## v46
Design apollo_top, start of the top module:
module apollo_top(
	input clk,
   input rst_n,
	input rs232_rx,	 
	output rs232_tx,	 
	input[7:0] in_ad_data,
	output out_ad_clk,
	output Sftclk,
	output Lchclk,
	output SDout,
	output test1,
	output test2
    );
For scale: roughly 1400 flip-flops, roughly 0.058 sq mm of cells after synthesis.
make LEC_CHECK=0 ABC_AREA=1 CAP_MARGIN=0 CORE_ASPECT_RATIO=0.72 CORE_MARGIN=2 CORE_UTILIZATION=72 CTS_CLUSTER_DIAMETER=360 CTS_CLUSTER_SIZE=15 HOLD_SLACK_MARGIN=0.3 PLACE_DENSITY_LB_ADDON=0.17 SETUP_SLACK_MARGIN=1.31 SLEW_MARGIN=20 finish   # period 4.4 ns
run.sh (not shown) runs the stock make flow with config.mk's settings and CLKGATE_MAP_FILE=.
Relative to v46, the following input files were edited for v3:
# v46
export LEC_CHECK = 0
export ABC_AREA = 1
export CAP_MARGIN = 0
export CORE_ASPECT_RATIO = 0.72
export CORE_MARGIN = 2
export CORE_UTILIZATION = 72
export CTS_CLUSTER_DIAMETER = 360
export CTS_CLUSTER_SIZE = 15
export HOLD_SLACK_MARGIN = 0.3
export PLACE_DENSITY_LB_ADDON = 0.17
export SETUP_SLACK_MARGIN = 1.31
export SLEW_MARGIN = 20
create_clock -name core_clock -period 4.4 [get_ports {clk}]
# v3
export LEC_CHECK = 0
export CAP_MARGIN = 20
export CORE_MARGIN = 2
export CORE_UTILIZATION = 40
export PLACE_DENSITY = 0.6
export SLEW_MARGIN = 20
create_clock -name core_clock -period 20.0 [get_ports {clk}]
[summary]
- Diff v46 -> v3: number of cells on the worst reg-to-reg path moved down; highest cell delay on the worst timing path moved up.
- Comparing v3 and v46, the lower portion of total power attributed to the clock network was measured on v46.
- Library cell contributing the largest single delay on the critical path = buf_4: v3; library cell contributing the largest single delay on the critical path = dfstp_2: v46
- Compared with v46, in v3 standby leakage power went down by about 5%; layout buffer count excluding clock buffers down 11.
Input changes introduced in v36 (baseline for comparison: v3):
# v3
export LEC_CHECK = 0
export CAP_MARGIN = 20
export CORE_MARGIN = 2
export CORE_UTILIZATION = 40
export PLACE_DENSITY = 0.6
export SLEW_MARGIN = 20
create_clock -name core_clock -period 20.0 [get_ports {clk}]
# v36
export LEC_CHECK = 0
export CAP_MARGIN = 20
export CELL_PAD_IN_SITES_GLOBAL_PLACEMENT = 3
export CORE_ASPECT_RATIO = 0.78
export CORE_MARGIN = 2
export CORE_UTILIZATION = 57
export GPL_TIMING_DRIVEN = 1
export MIN_ROUTING_LAYER = met2
export PLACE_DENSITY_LB_ADDON = 0.06
export SETUP_SLACK_MARGIN = -0.13
export SLEW_MARGIN = 40
create_clock -name core_clock -period 20.0 [get_ports {clk}]
==> results <==
v36 is listed as incomplete: the tool reported an error in global placement without I/O and the run ended there.
Looking at area of the die across both flows, v36 is the stronger of the two, with v3 trailing.
Effective utilization at floorplan: v36 > v3
Synthesized cell count: v36 vs v3 identical
The inputs of v21 differ from those of v36 as listed below.
# v36
export LEC_CHECK = 0
export CAP_MARGIN = 20
export CELL_PAD_IN_SITES_GLOBAL_PLACEMENT = 3
export CORE_ASPECT_RATIO = 0.78
export CORE_MARGIN = 2
export CORE_UTILIZATION = 57
export GPL_TIMING_DRIVEN = 1
export MIN_ROUTING_LAYER = met2
export PLACE_DENSITY_LB_ADDON = 0.06
export SETUP_SLACK_MARGIN = -0.13
export SLEW_MARGIN = 40
create_clock -name core_clock -period 20.0 [get_ports {clk}]
# v21
export LEC_CHECK = 0
export ABC_AREA = 1
export CAP_MARGIN = 20
export CELL_PAD_IN_SITES_DETAIL_PLACEMENT = 2
export CORE_MARGIN = 2
export CORE_UTILIZATION = 38
export CTS_CLUSTER_SIZE = 72
export PLACE_DENSITY = 0.6
export SLEW_MARGIN = 20
create_clock -name core_clock -period 20.0 [get_ports {clk}]
## What came out
Taking v36 as the reference, in v21 synthesized cell count went up by about 54%, area share of xor/xnor cells in the synthesized design decreased 0.68 points. Horizontal die dimension in v21 is 9.2% higher than in v36. v21 ends up with higher cell total in the yosys stat output than v36 does. v21 vs. v36: number of standard-cell rows in the floorplan increased by 41 relative to the old numbers, summed instance area of the synthesized netlist increased by about 2% relative to the old numbers, die size increased by about 50% relative to the old numbers. Looking at the logs for v36 and v21, the single run that did not finish was v36. v36: it failed during global placement without I/O, and the tool reported FLW-0024.
Relative to v21, the following input files were edited for v5:
# v21
export LEC_CHECK = 0
export ABC_AREA = 1
export CAP_MARGIN = 20
export CELL_PAD_IN_SITES_DETAIL_PLACEMENT = 2
export CORE_MARGIN = 2
export CORE_UTILIZATION = 38
export CTS_CLUSTER_SIZE = 72
export PLACE_DENSITY = 0.6
export SLEW_MARGIN = 20
create_clock -name core_clock -period 20.0 [get_ports {clk}]
# v5
export LEC_CHECK = 0
export CAP_MARGIN = 20
export CORE_MARGIN = 2
export CORE_UTILIZATION = 40
export PLACE_DENSITY = 0.6
export SLEW_MARGIN = 20
create_clock -name core_clock -period 4.95 [get_ports {clk}]
Results
| sequential share of layout area | v5 vs v21 | 0.67 points higher |. On layout overhead on the synthesized area: between v21 and v5, it ends up higher for v5. Compared with v21, final net count in v5 decreased by more than a quarter. Compared with v21, placement density in the core of v5 is higher. On v5: total routed wirelength is 210000 um lower than what v21 gave. Maximum fanout encountered on the critical timing path in v5 vs v21: up 1. v5: full flow OK, the timing, design-rule and antenna checks passed. v21 → v5: total of plain and repair buffers excluding clock buffers went up; overall power went up; cell area went down; worst path setup slack after routing went down; synthesized cell count went down.

* * *

## job 5692
Starting RTL as in the previous note.
==> flow/config.mk <==
export PLATFORM = sky130hd
export DESIGN_NAME = apollo_top
export DESIGN_NICKNAME = apollo_top
export VERILOG_FILES = /design/flow/design.v
export SDC_FILE = /design/flow/constraint.sdc
export NUM_CORES = 4
export LEC_CHECK = 0
export ABC_AREA = 1
export CAP_MARGIN = 20
export CELL_PAD_IN_SITES_DETAIL_PLACEMENT = 2
export CORE_MARGIN = 2
export CORE_UTILIZATION = 52
export CTS_CLUSTER_SIZE = 72
export GPL_TIMING_DRIVEN = 0
export HOLD_SLACK_MARGIN = 0.27
export PLACE_DENSITY = 0.6
export SLEW_MARGIN = 20
==> flow/constraint.sdc <==
create_clock -name core_clock -period 20.0 [get_ports {clk}]
set_input_delay 4.0000 -clock core_clock [delete_from_list [all_inputs] [get_ports {clk}]]
set_output_delay 4.0000 -clock core_clock [all_outputs]
set_load 0.01 [all_outputs]
Job 5692 never completed; the flow aborted with a tool error in 3_5_place_dp.
### job 5692 -> job 5044
==> flow/config.mk <==
export PLATFORM = sky130hd
export DESIGN_NAME = apollo_top
export DESIGN_NICKNAME = apollo_top
export VERILOG_FILES = /design/flow/design.v
export SDC_FILE = /design/flow/constraint.sdc
export NUM_CORES = 4
export LEC_CHECK = 0
export CAP_MARGIN = 20
export CORE_MARGIN = 2
export CORE_UTILIZATION = 68
export SLEW_MARGIN = 20
==> flow/constraint.sdc <==
create_clock -name core_clock -period 7.86 [get_ports {clk}]
set_input_delay 1.5720 -clock core_clock [delete_from_list [all_inputs] [get_ports {clk}]]
set_output_delay 1.5720 -clock core_clock [all_outputs]
set_load 0.01 [all_outputs]
==> comparison <==
- Job 5044 did not stop at any stage, and its layout met the timing, design-rule and antenna checks.
- Job 5692 and job 5044 ended up with roughly the same share of flip-flops with an asynchronous set or reset after synthesis.
- Job 5044: fraction of the core area occupied by cells at floorplan higher than job 5692
- Compared job 5044 against job 5692; adder-cell area share of the yosys netlist within noise.
- Job 5044: share of the synthesized netlist area taken by xor and xnor gates is 0.68 points higher than what job 5692 reported.
- Area after synthesis, job 5044 vs job 5692: down slightly
- The final reports for job 5044 and job 5692 show basic-gate share of the synthesized area counting and, or, nand and nor cells lower in the former.
- Summary — area enclosed by the die boundary, job 5044 relative to job 5692: lower, by about 25%.
- Measured against each other, job 5692 and job 5044 differ in number of placement rows, the higher figure coming from job 5692.
- Delta (job 5044 minus job 5692): synthesized cell count down about 35%; synthesized chip area reported by yosys down 1200 um^2.
The following lists how job 6510 was set up differently from job 5044:
diff --git a/flow/config.mk b/flow/config.mk
--- a/flow/config.mk
+++ b/flow/config.mk
@@ -7,5 +7,7 @@
 export LEC_CHECK = 0
+export ABC_AREA = 1
 export CAP_MARGIN = 20
 export CORE_MARGIN = 2
-export CORE_UTILIZATION = 68
+export CORE_UTILIZATION = 72
+export PLACE_DENSITY_LB_ADDON = 0.28
 export SLEW_MARGIN = 20
==> flow/constraint.sdc <==
create_clock -name core_clock -period 16.0 [get_ports {clk}]
set_input_delay 3.2000 -clock core_clock [delete_from_list [all_inputs] [get_ports {clk}]]
set_output_delay 3.2000 -clock core_clock [all_outputs]
set_load 0.01 [all_outputs]
Findings:
Job 6510 was carried through to the last stage, and its layout satisfied the timing, design-rule and antenna checks.
Sequential share of cell area (higher): job 5044
Job 6510: number of iterations in the first detailed-routing pass 1 above job 5044
For the number of instances in the synthesized netlist, job 6510 came in about 54% higher than job 5044 did.
Delta (job 6510 minus job 5044): post-route clock skew lost 0.0032 ns; number of logic stages on the critical path including buffering picked up an extra 5; worst setup slack picked up an extra 6.80 ns; overall power after layout lost 0.0069 W; area after synthesis picked up an extra about 2%.
Relative to job 5044, the first-pass GRT wire length measured on job 6510 has increased by more than a quarter.
#### Input delta (job 3359 over job 6510)
diff --git a/flow/config.mk b/flow/config.mk
--- a/flow/config.mk
+++ b/flow/config.mk
@@ -7,7 +7,6 @@
 export LEC_CHECK = 0
-export ABC_AREA = 1
 export CAP_MARGIN = 20
 export CORE_MARGIN = 2
-export CORE_UTILIZATION = 72
-export PLACE_DENSITY_LB_ADDON = 0.28
+export CORE_UTILIZATION = 67
+export PLACE_DENSITY = 0.6
 export SLEW_MARGIN = 20
==> flow/constraint.sdc <==
create_clock -name core_clock -period 7.88 [get_ports {clk}]
set_input_delay 1.5760 -clock core_clock [delete_from_list [all_inputs] [get_ports {clk}]]
set_output_delay 1.5760 -clock core_clock [all_outputs]
set_load 0.01 [all_outputs]
==> comparison <==
Number of logic gates down 41% in job 3359 wrt job 6510. Looking at launching instance or port of the critical path, the controller.level_r[5] result is from job 3359; the controller.level_r[2] one comes from job 6510. Compared to job 6510, job 3359 was floorplanned on a bigger die. Taking job 6510 as the reference, in job 3359 sequential share of layout area increased 0.39 points; wire length shows a reduction of 25000 um; finished layout cell area -460 um^2.
Here is what was changed in the inputs of job 5911 compared with job 3359.
diff --git a/flow/config.mk b/flow/config.mk
--- a/flow/config.mk
+++ b/flow/config.mk
@@ -9,4 +9,4 @@
 export CORE_MARGIN = 2
-export CORE_UTILIZATION = 67
-export PLACE_DENSITY = 0.6
+export CORE_UTILIZATION = 70
+export SETUP_SLACK_MARGIN = 1.14
 export SLEW_MARGIN = 20
==> flow/constraint.sdc <==
create_clock -name core_clock -period 4.48 [get_ports {clk}]
set_input_delay 0.8960 -clock core_clock [delete_from_list [all_inputs] [get_ports {clk}]]
set_output_delay 0.8960 -clock core_clock [all_outputs]
set_load 0.01 [all_outputs]
==> comparison <==
Job 5911 ends up with a power consumption that is 76% higher than in job 3359.
On total grt overflow, job 5911 tracks job 3359 almost exactly.
Final area up 200 um^2 in job 5911 wrt job 3359
Relative to job 3359, count of clock-buffer cells in the layout has decreased by 1 in job 5911.
Between job 5911 and job 3359, transition time at the pin with the least slew margin is lower for job 5911, job 3359 comes in above that.
In job 5911 the leakage power total turned out 0.14 nW higher than in job 3359.
Per the comparison of job 5911 with job 3359, least setup slack across all paths after layout has decreased, worst-case vdd ir drop up 72%.

* * *

run A:
Starting RTL as in the previous note.
make LEC_CHECK=0 CAP_MARGIN=20 CORE_MARGIN=2 CORE_UTILIZATION=72 CTS_CLUSTER_DIAMETER=28 CTS_CLUSTER_SIZE=47 HOLD_SLACK_MARGIN=0.29 PLACE_DENSITY_LB_ADDON=0.0 SETUP_SLACK_MARGIN=1.29 SLEW_MARGIN=20 finish   # period 4.38 ns
Run A completed end to end with timing, DRC and antenna clean.
Input-level comparison between run B and run A:
- changing SLEW_MARGIN from 20 to 15
- removing HOLD_SLACK_MARGIN (formerly 0.29)
- removing CTS_CLUSTER_DIAMETER (formerly 28)
- changing CAP_MARGIN from 20 to 10
- setting CORE_ASPECT_RATIO to 0.88 for the first time
## What came out
- Run B vs. run A: height of the chip decreased 17 um; area added between synthesis and finish down 8.4 points; met1 capacity usage during global routing went down; clock network area share fell by 6.6 points; initial antenna violation count went up 1.
- Across run B and run A, the outcome is the same: a clean finish for every run.
- Going from run A to run B, core utilization shrinks by 5.5 points.
- Power, run B vs run A: down by more than a quarter
- Against run A, run B comes in 3.8 points higher on sequential share of layout area.
- Lower number of cells upsized or downsized after cts goes to run B over run A.
- Going from run A to run B, the maximum frequency was found to have gone down by 3.6 MHz.
- Compared to run A, run B has clock share of power 15 points lower.
### run B -> run C
- changing CORE_ASPECT_RATIO from 0.88 to 1.09
- setting CTS_CLUSTER_DIAMETER to 28 for the first time
- setting CELL_PAD_IN_SITES_DETAIL_PLACEMENT to 0 for the first time
- changing CTS_CLUSTER_SIZE from 47 to 39
- changing CAP_MARGIN from 10 to 20
- changing PLACE_DENSITY_LB_ADDON from 0.0 to 0.18
- setting GPL_ROUTABILITY_DRIVEN to 0 for the first time
Results
Taking run B as the reference, in run C sequential cell area share fell by 2.9 points; vias after detailed routing rose by about 8%; number of optimization iterations in the first detailed-route pass up 1; wire length shows an increase of 21%. Half-perimeter wire length after detailed placement: run B and run C compared, lower one is run B. A power group with the largest share of sequential cells is what run B shows, while the clock network belongs to run C. Diff run C..run B | fraction of power consumed by combinational cells | negligible.
Relative to run C, the following input files were edited for run D:
- swapping 1.09 for 0.89 in CORE_ASPECT_RATIO
- clearing CTS_CLUSTER_SIZE, which used to be 39
- swapping 1.29 for 1.27 in SETUP_SLACK_MARGIN
- swapping 0.18 for 0.01 in PLACE_DENSITY_LB_ADDON
--- outcome ---
- Taking run C as the reference point, the count of buffers not belonging to the clock network in the layout of run D falls by 18.
- Of run D and run C, it is run D that has the lower wire length.
- Between run C and run D, the multi-input gate share of total cell area figures differ only marginally.
- Post-CTS repair timing setup buffer count: run D vs run C down 2
- Compared with run C, in run D setup slack of the critical path after layout increased by 0.24 ns relative to the old numbers, cell area essentially unchanged.
- Compared with run C, in run D proportion of cell area occupied by registers comparable; count of hold-fix buffers inserted at cts now larger.

* * *

old:
Starting RTL as in the previous note.
export LEC_CHECK = 0
export CAP_MARGIN = 0
export CELL_PAD_IN_SITES_DETAIL_PLACEMENT = 0
export CORE_ASPECT_RATIO = 1.55
export CORE_MARGIN = 2
export CORE_UTILIZATION = 72
export CTS_CLUSTER_DIAMETER = 394
export GPL_ROUTABILITY_DRIVEN = 0
export PLACE_DENSITY = 0.35
export SETUP_SLACK_MARGIN = 1.29
export SLEW_MARGIN = 15
create_clock -name core_clock -period 4.38 [get_ports {clk}]
old closes out successfully: all stages finished, all timing, DRC and antenna checks passed.
## Diff of input files: new against old
- an added CTS_CLUSTER_SIZE of 47
- a change of SLEW_MARGIN from 15 to 20
- a deleted GPL_ROUTABILITY_DRIVEN that had been 0
- a deleted CELL_PAD_IN_SITES_DETAIL_PLACEMENT that had been 0
- a deleted CORE_ASPECT_RATIO that had been 1.55
- a deleted PLACE_DENSITY that had been 0.35
- a change of CTS_CLUSTER_DIAMETER from 394 to 28
- a change of CAP_MARGIN from 0 to 25
- an added PLACE_DENSITY_LB_ADDON of 0.0
## What came out
Having completed the whole flow, new delivered a layout that passed the timing, design-rule and antenna checks. Comparing the two runs side by side, new comes out behind old on total wire length. new: H-tree depth higher than old. new vs old, later-pin clock latency in the skew report went up by 0.14 ns. new vs old, power went up by about 44%. Of old and new, the lower via total after detailed routing belongs to old. old ended up with receiver.get_rssi.rssi_buf[504]$_DFFE_PN0P_ as its startpoint of the worst setup timing path; new ended up with controller.level_r[5]$_DFFE_PN1P_. Going from old to new, share of the clock period used by the worst path went up 1.9 points, portion of total power attributed to the clock network went up 17 points, signed area change from the synthesized netlist to the final layout went up 9.1 points. In the reports for old and new, the larger internal power component belongs to new. new vs. old: tap cell instance count went up by 10. On final cell count: new sits above old.
No activity file was given, so power comes from the tool's default toggle rates.
